## red
==> flow/design.v <==
module fullreg #(  parameter N = 16 )(
    input [N-1:0] d,
    output reg [N-1:0] q,
    input clk,
    input en,
    input clr,  
    input rst   
    );
always @(posedge clk,posedge rst) begin
    if(rst)
        q<=0;
    else    
    if(en==1)begin
        if(clr)
            q<=0;
        else
            q<=d;
    end
end
endmodule
module exp_adder_bias (
    input  wire [7:0] exp1,    
    input  wire [7:0] exp2,    
    output wire [7:0] exp_out  
);
    wire [8:0] sum;            
    wire [8:0] sum_minus_bias;
    assign sum = exp1 + exp2;
    assign sum_minus_bias = sum - 9'd127;
    assign exp_out = sum_minus_bias[7:0];
endmodule
module exp_normalizer (
    input  wire        msb_mult,    
    input  wire [7:0]  exp_in,      
    output wire [7:0]  exp_out      
);
    assign exp_out = msb_mult ? (exp_in + 8'd1) : exp_in;
endmodule
module mantissa_normalizer (
    input  wire [47:0] mult_out,    
    output wire [23:0] mant_out     
);
    assign mant_out = mult_out[47] ? 
                      mult_out[47:24] : 
                      mult_out[46:23];
endmodule
module mult24 (
    input  wire [23:0] a,    
    input  wire [23:0] b,    
    output wire [47:0] p     
);
    assign p = $unsigned(a) * $unsigned(b);
endmodule
module fp32mult (
    input  wire [31:0] x1,
    input  wire [31:0] x2,
    input  wire        en,
    input  wire        rst,
    input  wire        clk,
    output wire [31:0] y,
    output wire        ready
);
    wire [31:0] x1_reg;
    wire [31:0] x2_reg;
    fullreg #(32) reg_x1 (.clk(clk), .rst(rst), .clr(1'b0), .en(en), .d(x1), .q(x1_reg));
    fullreg #(32) reg_x2 (.clk(clk), .rst(rst), .clr(1'b0), .en(en), .d(x2), .q(x2_reg));
    wire sign1 = x1_reg[31];
    wire sign2 = x2_reg[31];
    wire [7:0] exp1 = x1_reg[30:23];
    wire [7:0] exp2 = x2_reg[30:23];
    wire [23:0] mant1 = {1'b1, x1_reg[22:0]};  
    wire [23:0] mant2 = {1'b1, x2_reg[22:0]};
    wire sign_result = sign1 ^ sign2;
    wire [7:0] exp_sum;
      wire en_d1;
    wire en_d2;
    exp_adder_bias exp_add_inst (
        .exp1(exp1),
        .exp2(exp2),
        .exp_out(exp_sum)
    );
    wire [47:0] mant_product;
    mult24 mult_inst (
        .a(mant1),
        .b(mant2),
        .p(mant_product)
    );
    wire [7:0] exp_norm;
    exp_normalizer exp_norm_inst (
        .msb_mult(mant_product[47]),
        .exp_in(exp_sum),
        .exp_out(exp_norm)
    );
    wire [23:0] mant_norm;
    mantissa_normalizer mant_norm_inst (
        .mult_out(mant_product),
        .mant_out(mant_norm)
    );
    wire [31:0] result_comb;
    assign result_comb = {sign_result, exp_norm, mant_norm[22:0]};
    fullreg #(32) reg_out (
        .clk(clk),
        .rst(rst),
        .clr(1'b0),
        .en(en_d1),
        .d(result_comb),
        .q(y)
    );
    fullreg #(1) reg_en_stage1 (
        .clk(clk),
        .rst(rst),
        .clr(1'b0),
        .en(1'b1),
        .d(en),
        .q(en_d1)
    );
    fullreg #(1) reg_en_stage2 (
        .clk(clk),
        .rst(rst),
        .clr(1'b0),
        .en(1'b1),
        .d(en_d1),
        .q(en_d2)
    );
    assign ready = en_d2;
endmodule
Settings: LEC_CHECK=0, ABC_AREA=1, CAP_MARGIN=35, CORE_ASPECT_RATIO=0.74, CORE_MARGIN=2, CORE_UTILIZATION=72, CTS_CLUSTER_DIAMETER=340, CTS_CLUSTER_SIZE=99, GPL_ROUTABILITY_DRIVEN=1, HOLD_SLACK_MARGIN=0.29, MAX_ROUTING_LAYER=met5, MIN_ROUTING_LAYER=met1, PLACE_DENSITY=0.64, SETUP_SLACK_MARGIN=2.34, SLEW_MARGIN=20, TNS_END_PERCENT=95; clock period 9.49 ns.
run.sh (not shown) runs the stock make flow with config.mk's settings and CLKGATE_MAP_FILE=.
red reached the end of the flow, and the finished layout is clean on the timing, design-rule and antenna checks.
Input-level comparison between green and red:
==> flow/config.mk <==
export PLATFORM = sky130hd
export DESIGN_NAME = fp32mult
export DESIGN_NICKNAME = fp32mult
export VERILOG_FILES = /design/flow/design.v
export SDC_FILE = /design/flow/constraint.sdc
export NUM_CORES = 4
export LEC_CHECK = 0
export CAP_MARGIN = 35
export CORE_MARGIN = 2
export CORE_UTILIZATION = 72
export GPL_ROUTABILITY_DRIVEN = 1
export MAX_ROUTING_LAYER = met4
export MIN_ROUTING_LAYER = met1
export PLACE_DENSITY = 0.64
export SETUP_SLACK_MARGIN = 2.11
export SLEW_MARGIN = 20
export TNS_END_PERCENT = 95
==> flow/constraint.sdc <==
create_clock -name core_clock -period 12.4 [get_ports {clk}]
set_input_delay 2.4800 -clock core_clock [delete_from_list [all_inputs] [get_ports {clk}]]
set_output_delay 2.4800 -clock core_clock [all_outputs]
set_load 0.01 [all_outputs]
Findings:
In the reports for green and red, the smaller sequential share of the synthesized area belongs to red.
On green: final worst setup slack is 1.38 ns higher than what red gave.
The endpoint of the most critical setup path comes out reg_out.q[10]$_DFFE_PP0P_ in one run and reg_out.q[3]$_DFFE_PP0P_ in the other, namely in green and red respectively.
Clock network area share essentially unchanged between green and red.
NOTE met3 wirelength from detailed routing red->green decreased by more than half
Compare green and red | number of buffers outside the clock class in the layout higher: red
Design area of green falls short of that of red by a little under 10%.
Fraction of synthesized area in multiplexers for green is higher than for red.
Diff green..red | final core utilization | negligible
